==> xenon <==
## DotProduct
module DotProduct(  
  input         clock,  
  input  [7:0]  io_a_0,
  input  [7:0]  io_a_1,
  input  [7:0]  io_a_2,
  input  [7:0]  io_a_3,
  input  [7:0]  io_a_4,
  input  [7:0]  io_a_5,
  input  [7:0]  io_a_6,
  input  [7:0]  io_a_7,
  input  [7:0]  io_a_8,
  input  [7:0]  io_a_9,
  input  [7:0]  io_a_10,
  input  [7:0]  io_a_11,
  input  [7:0]  io_a_12,
  input  [7:0]  io_a_13,
  input  [7:0]  io_a_14,
  input  [7:0]  io_a_15,
  input  [7:0]  io_b_0,  
  input  [7:0]  io_b_1,  
  input  [7:0]  io_b_2,  
  input  [7:0]  io_b_3,  
  input  [7:0]  io_b_4,  
  input  [7:0]  io_b_5,  
  input  [7:0]  io_b_6,  
  input  [7:0]  io_b_7,  
  input  [7:0]  io_b_8,  
  input  [7:0]  io_b_9,  
  input  [7:0]  io_b_10,  
  input  [7:0]  io_b_11,  
  input  [7:0]  io_b_12,  
  input  [7:0]  io_b_13,  
  input  [7:0]  io_b_14,  
  input  [7:0]  io_b_15,  
  output [20:0] io_y  
);
make LEC_CHECK=0 ABC_AREA=1 CAP_MARGIN=20 CORE_ASPECT_RATIO=0.5 CORE_MARGIN=2 CORE_UTILIZATION=72 CTS_CLUSTER_DIAMETER=338 CTS_CLUSTER_SIZE=99 PLACE_DENSITY=0.37 SLEW_MARGIN=20 TNS_END_PERCENT=5 finish   # period 1.25 ns
run.sh (not shown) runs the stock make flow with config.mk's settings and CLKGATE_MAP_FILE=.
==> indigo: changes against xenon <==
Settings changed: ABC_AREA 1 to default, CAP_MARGIN 20 to 30, CORE_ASPECT_RATIO 0.5 to default, CTS_CLUSTER_DIAMETER 338 to default, CTS_CLUSTER_SIZE 99 to default, MAX_ROUTING_LAYER from default to met4, PLACE_DENSITY 0.37 to default, TNS_END_PERCENT 5 to default.
==> flow/constraint.sdc (replaced) <==
create_clock -name core_clock -period 3.79 [get_ports {clock}]
set_input_delay 0.7580 -clock core_clock [delete_from_list [all_inputs] [get_ports {clock}]]
set_output_delay 0.7580 -clock core_clock [all_outputs]
set_load 0.01 [all_outputs]
==> summary of the runs <==
xenon aborted during global routing (5_1_grt). indigo finished but failed the layout checks on setup timing.
Synthesized cell count: xenon is higher than indigo (41%).
Of indigo and xenon, xenon has the higher die size (gap about 9%, measured against xenon).
Between xenon and indigo, the lower synthesized area is in indigo (gap about 10%, measured against indigo).

==> trial 73: inputs <==
Starting RTL as in the previous note.
make LEC_CHECK=0 CAP_MARGIN=20 CORE_ASPECT_RATIO=0.71 CORE_MARGIN=2 CORE_UTILIZATION=72 HOLD_SLACK_MARGIN=-0.09 MAX_ROUTING_LAYER=met4 SETUP_SLACK_MARGIN=-0.22 SLEW_MARGIN=20 finish   # period 3.86 ns
==> build 9 (differences from trial 73) <==
Settings changed: CAP_MARGIN 20 to 30, CORE_ASPECT_RATIO 0.71 to not set, GPL_TIMING_DRIVEN set to 1, HOLD_SLACK_MARGIN -0.09 to not set, SETUP_SLACK_MARGIN -0.22 to not set, SLEW_MARGIN 20 to 10.
==> flow/constraint.sdc (replaced) <==
create_clock -name core_clock -period 3.77 [get_ports {clock}]
set_input_delay 0.7540 -clock core_clock [delete_from_list [all_inputs] [get_ports {clock}]]
set_output_delay 0.7540 -clock core_clock [all_outputs]
set_load 0.01 [all_outputs]
==> trial 46 (differences from trial 73) <==
Settings changed: CAP_MARGIN 20 to 30, CORE_ASPECT_RATIO 0.71 to not set, CTS_CLUSTER_DIAMETER set to 270, HOLD_SLACK_MARGIN -0.09 to not set, SETUP_SLACK_MARGIN -0.22 to not set.
==> flow/constraint.sdc (replaced) <==
create_clock -name core_clock -period 3.72 [get_ports {clock}]
set_input_delay 0.7440 -clock core_clock [delete_from_list [all_inputs] [get_ports {clock}]]
set_output_delay 0.7440 -clock core_clock [all_outputs]
set_load 0.01 [all_outputs]
==> comparison <==
Of build 9 and trial 73, trial 73 has the higher cell count (gap 1.2%, measured against trial 73).
Register-to-register slack: build 9 > trial 73 > trial 46.
Setup slack: build 9 > trial 73 > trial 46.
Hold slack: trial 73 is higher than trial 46 (0.032 ns).
Trial 73 finished but fails on negative setup slack. Trial 46 ran to the end with violations: negative setup slack. Build 9 finished with negative setup slack left.
Routed wire length: build 9 < trial 73 < trial 46.
Critical path depth: build 9 is higher than trial 46 (3).
==> figures <==
Status: build 9 failed layout checks; trial 46 failed layout checks; trial 73 failed layout checks
Violated checks: build 9 negative setup slack; trial 46 negative setup slack; trial 73 negative setup slack
Sum of negative setup slack: build 9 -28.65 ns; trial 46 -44.64 ns; trial 73 -33.63 ns
Endpoint of the worst setup timing path: build 9 a_0_6.rA[14]; trial 46 a_0_0.rB[14]; trial 73 a_0_0.rB[14]
Number of gates on the worst path with buffers counted: build 9 17; trial 46 14; trial 73 14
Cell area after layout: build 9 0.0841 mm2; trial 46 0.0848 mm2; trial 73 0.0840 mm2
Area occupied by registers: build 9 0.0158 mm2; trial 46 0.0158 mm2; trial 73 0.0157 mm2
Area of the chip: build 9 0.0946 mm2; trial 46 0.0946 mm2; trial 73 0.0946 mm2
Later-pin clock latency in the skew report: build 9 0.68 ns; trial 46 0.72 ns; trial 73 0.71 ns
Weighted congestion reported at the end of routability-driven placement: build 9 0.910; trial 46 0.924; trial 73 0.948
Maximum clock skew at final layout: build 9 0.0228 ns; trial 46 0.0590 ns; trial 73 0.0300 ns
Pre-CTS worst setup slack: build 9 -0.473 ns; trial 46 -0.483 ns; trial 73 -0.506 ns
Core utilization at floorplan: build 9 72.5%; trial 46 72.5%; trial 73 72.9%
Leakage power: build 9 40.0 nW; trial 46 40.3 nW; trial 73 40.1 nW
Non-clock buffering overhead: build 9 10.3%; trial 46 10.7%; trial 73 11.0%

==> run E: inputs <==
Starting RTL as in the previous note.
Settings: LEC_CHECK=0, CAP_MARGIN=20, CELL_PAD_IN_SITES_GLOBAL_PLACEMENT=2, CORE_MARGIN=3, CORE_UTILIZATION=40, PLACE_DENSITY_LB_ADDON=0.04, SLEW_MARGIN=0; clock period 4.94 ns.
==> run P: changes against run E <==
--- a/flow/config.mk
+++ b/flow/config.mk
@@ -8,6 +8,6 @@
 export CAP_MARGIN = 20
-export CELL_PAD_IN_SITES_GLOBAL_PLACEMENT = 2
-export CORE_MARGIN = 3
-export CORE_UTILIZATION = 40
-export PLACE_DENSITY_LB_ADDON = 0.04
-export SLEW_MARGIN = 0
+export CORE_MARGIN = 2
+export CORE_UTILIZATION = 72
+export HOLD_SLACK_MARGIN = -0.09
+export MAX_ROUTING_LAYER = met4
+export SLEW_MARGIN = 20
==> flow/constraint.sdc (replaced) <==
create_clock -name core_clock -period 4.08 [get_ports {clock}]
set_input_delay 0.8160 -clock core_clock [delete_from_list [all_inputs] [get_ports {clock}]]
set_output_delay 0.8160 -clock core_clock [all_outputs]
set_load 0.01 [all_outputs]
==> comparison <==
- Run E completed without violations. Run P produced a layout that fails on setup timing.
- Of run P and run E, run E has the higher sequential share of layout area (gap 1.2 points).
- In run P the first-iteration DRC count is higher than in run E, by 130%.
- Non-clock buffer count: run E is lower than run P (667).
- In synthesized cell count, run P and run E do not differ.
- In run P the sequential power is larger than in run E, by about 20%.
- Between run E and run P, the lower register-to-register slack is in run P (gap 700 ps).
- Between run E and run P, the lower clock skew is in run P (gap 4.2 ps).
- Of run E and run P, run P has the higher total power (gap 30%, measured against run P).
- Flip-flop count is the same in run P and run E.
- Count of clock-buffer cells in the layout is the same in run E and run P.
==> figures <==
quantity                                                                     run P                             run E
Outcome                                                            failed layout checks      complete, no violations
Violated checks                                                       setup timing                                 -
Worst slew pin tran                                                         659 ps                            856 ps
Final Instance Area                                                      82600 um2                         75400 um2
Pre-CTS setup slack                                                        -447 ps                            292 ps
Proportion of power drawn by the clock network                               0.114                             0.152
Register-to-register path setup slack                                      -370 ps                            330 ps
Data required time of the critical path                                    4660 ps                           3950 ps
Post-route clock period utilization                                           1.09                             0.958
Data arrival, critical path                                                5020 ps                           3740 ps
Number of buffers inserted during clock tree synthesis                          86                                94
Post-Route Setup TNS                                                      -4040 ps                              0 ps
Critical path buffers and inverters                                              5                                 2
Cell total after placement                                                    8920                              9344
Seq power                                                                  12.0 mW                           10.1 mW
Average wire per standard cell                                             20.0 um                           15.7 um
Relative contribution of combinational cells to total power                  0.722                             0.651
Cell with the largest stage delay on the worst path          sky130_fd_sc_hd__fa_1  sky130_fd_sc_hd__clkdlybuf4s50_1
Layout net count                                                              9791                              9132
Endpoint, Worst Hold                                                   a_3_0.rB[0]                       a_2_1.rA[0]
Ant. Diodes                                                                      3                                 2
Final critical-path setup slack                                            -367 ps                            210 ps
1st-iter DRT viols                                                            4125                              1781

==> trial 53 <==
DotProduct again, from the RTL that the note above started with.
Design DotProduct, start of the top module:
module DotProduct(  
  input         clock,  
  input  [7:0]  io_a_0,
  input  [7:0]  io_a_1,
  input  [7:0]  io_a_2,
  input  [7:0]  io_a_3,
  input  [7:0]  io_a_4,
  input  [7:0]  io_a_5,
  input  [7:0]  io_a_6,
  input  [7:0]  io_a_7,
  input  [7:0]  io_a_8,
  input  [7:0]  io_a_9,
  input  [7:0]  io_a_10,
  input  [7:0]  io_a_11,
  input  [7:0]  io_a_12,
  input  [7:0]  io_a_13,
  input  [7:0]  io_a_14,
  input  [7:0]  io_a_15,
  input  [7:0]  io_b_0,  
  input  [7:0]  io_b_1,  
  input  [7:0]  io_b_2,  
  input  [7:0]  io_b_3,  
  input  [7:0]  io_b_4,  
  input  [7:0]  io_b_5,  
  input  [7:0]  io_b_6,  
  input  [7:0]  io_b_7,  
  input  [7:0]  io_b_8,  
  input  [7:0]  io_b_9,  
  input  [7:0]  io_b_10,  
  input  [7:0]  io_b_11,  
  input  [7:0]  io_b_12,  
  input  [7:0]  io_b_13,  
  input  [7:0]  io_b_14,  
  input  [7:0]  io_b_15,  
  output [20:0] io_y  
);
Settings: LEC_CHECK=0, ABC_AREA=1, CAP_MARGIN=5, CORE_ASPECT_RATIO=0.86, CORE_MARGIN=2, CORE_UTILIZATION=58, GPL_TIMING_DRIVEN=1, PLACE_DENSITY_LB_ADDON=0.1, SETUP_SLACK_MARGIN=-0.31, SLEW_MARGIN=40; clock period 3.09 ns.
==> trial 82: changes against trial 53 <==
- ABC_AREA: 1 -> default
- CAP_MARGIN: 5 -> 30
- CORE_ASPECT_RATIO: 0.86 -> default
- CORE_UTILIZATION: 58 -> 72
- CTS_CLUSTER_DIAMETER: default -> 29
- GPL_TIMING_DRIVEN: 1 -> default
- MAX_ROUTING_LAYER: default -> met4
- PLACE_DENSITY_LB_ADDON: 0.1 -> default
- SETUP_SLACK_MARGIN: -0.31 -> default
- SLEW_MARGIN: 40 -> 20
==> flow/constraint.sdc (replaced) <==
create_clock -name core_clock -period 3.79 [get_ports {clock}]
set_input_delay 0.7580 -clock core_clock [delete_from_list [all_inputs] [get_ports {clock}]]
set_output_delay 0.7580 -clock core_clock [all_outputs]
set_load 0.01 [all_outputs]
==> build 28: changes against trial 53 <==
- ABC_AREA: 1 -> default
- CAP_MARGIN: 5 -> 20
- CORE_ASPECT_RATIO: 0.86 -> default
- CORE_UTILIZATION: 58 -> 21
- GPL_TIMING_DRIVEN: 1 -> default
- PLACE_DENSITY_LB_ADDON: 0.1 -> default
- SETUP_SLACK_MARGIN: -0.31 -> default
- SLEW_MARGIN: 40 -> 20
==> flow/constraint.sdc (replaced) <==
create_clock -name core_clock -period 4.77 [get_ports {clock}]
set_input_delay 0.9540 -clock core_clock [delete_from_list [all_inputs] [get_ports {clock}]]
set_output_delay 0.9540 -clock core_clock [all_outputs]
set_load 0.01 [all_outputs]
==> summary of the runs <==
Clock skew: trial 53 is lower than build 28 (2.7 ps). Against trial 53, the first-iteration DRC count of build 28 is lower by 45%. Of build 28 and trial 53, build 28 has the higher register-to-register slack (gap 1100 ps). Sequential power: trial 53 is higher than build 28 (about 50%). Between trial 53 and build 28, the lower power is in build 28 (gap about 100%, measured against build 28). Trial 53 completed, yet does not pass: negative setup slack. Trial 82 stopped in global routing (5_1_grt) on ODB-0269. Build 28 produced a clean layout. Against build 28, the clock-buffer cell count of trial 53 is lower by 32. Utilization: build 28 is lower than trial 53 (50 points).
Power figures rest on the tool's default switching activity, not on a simulated workload.
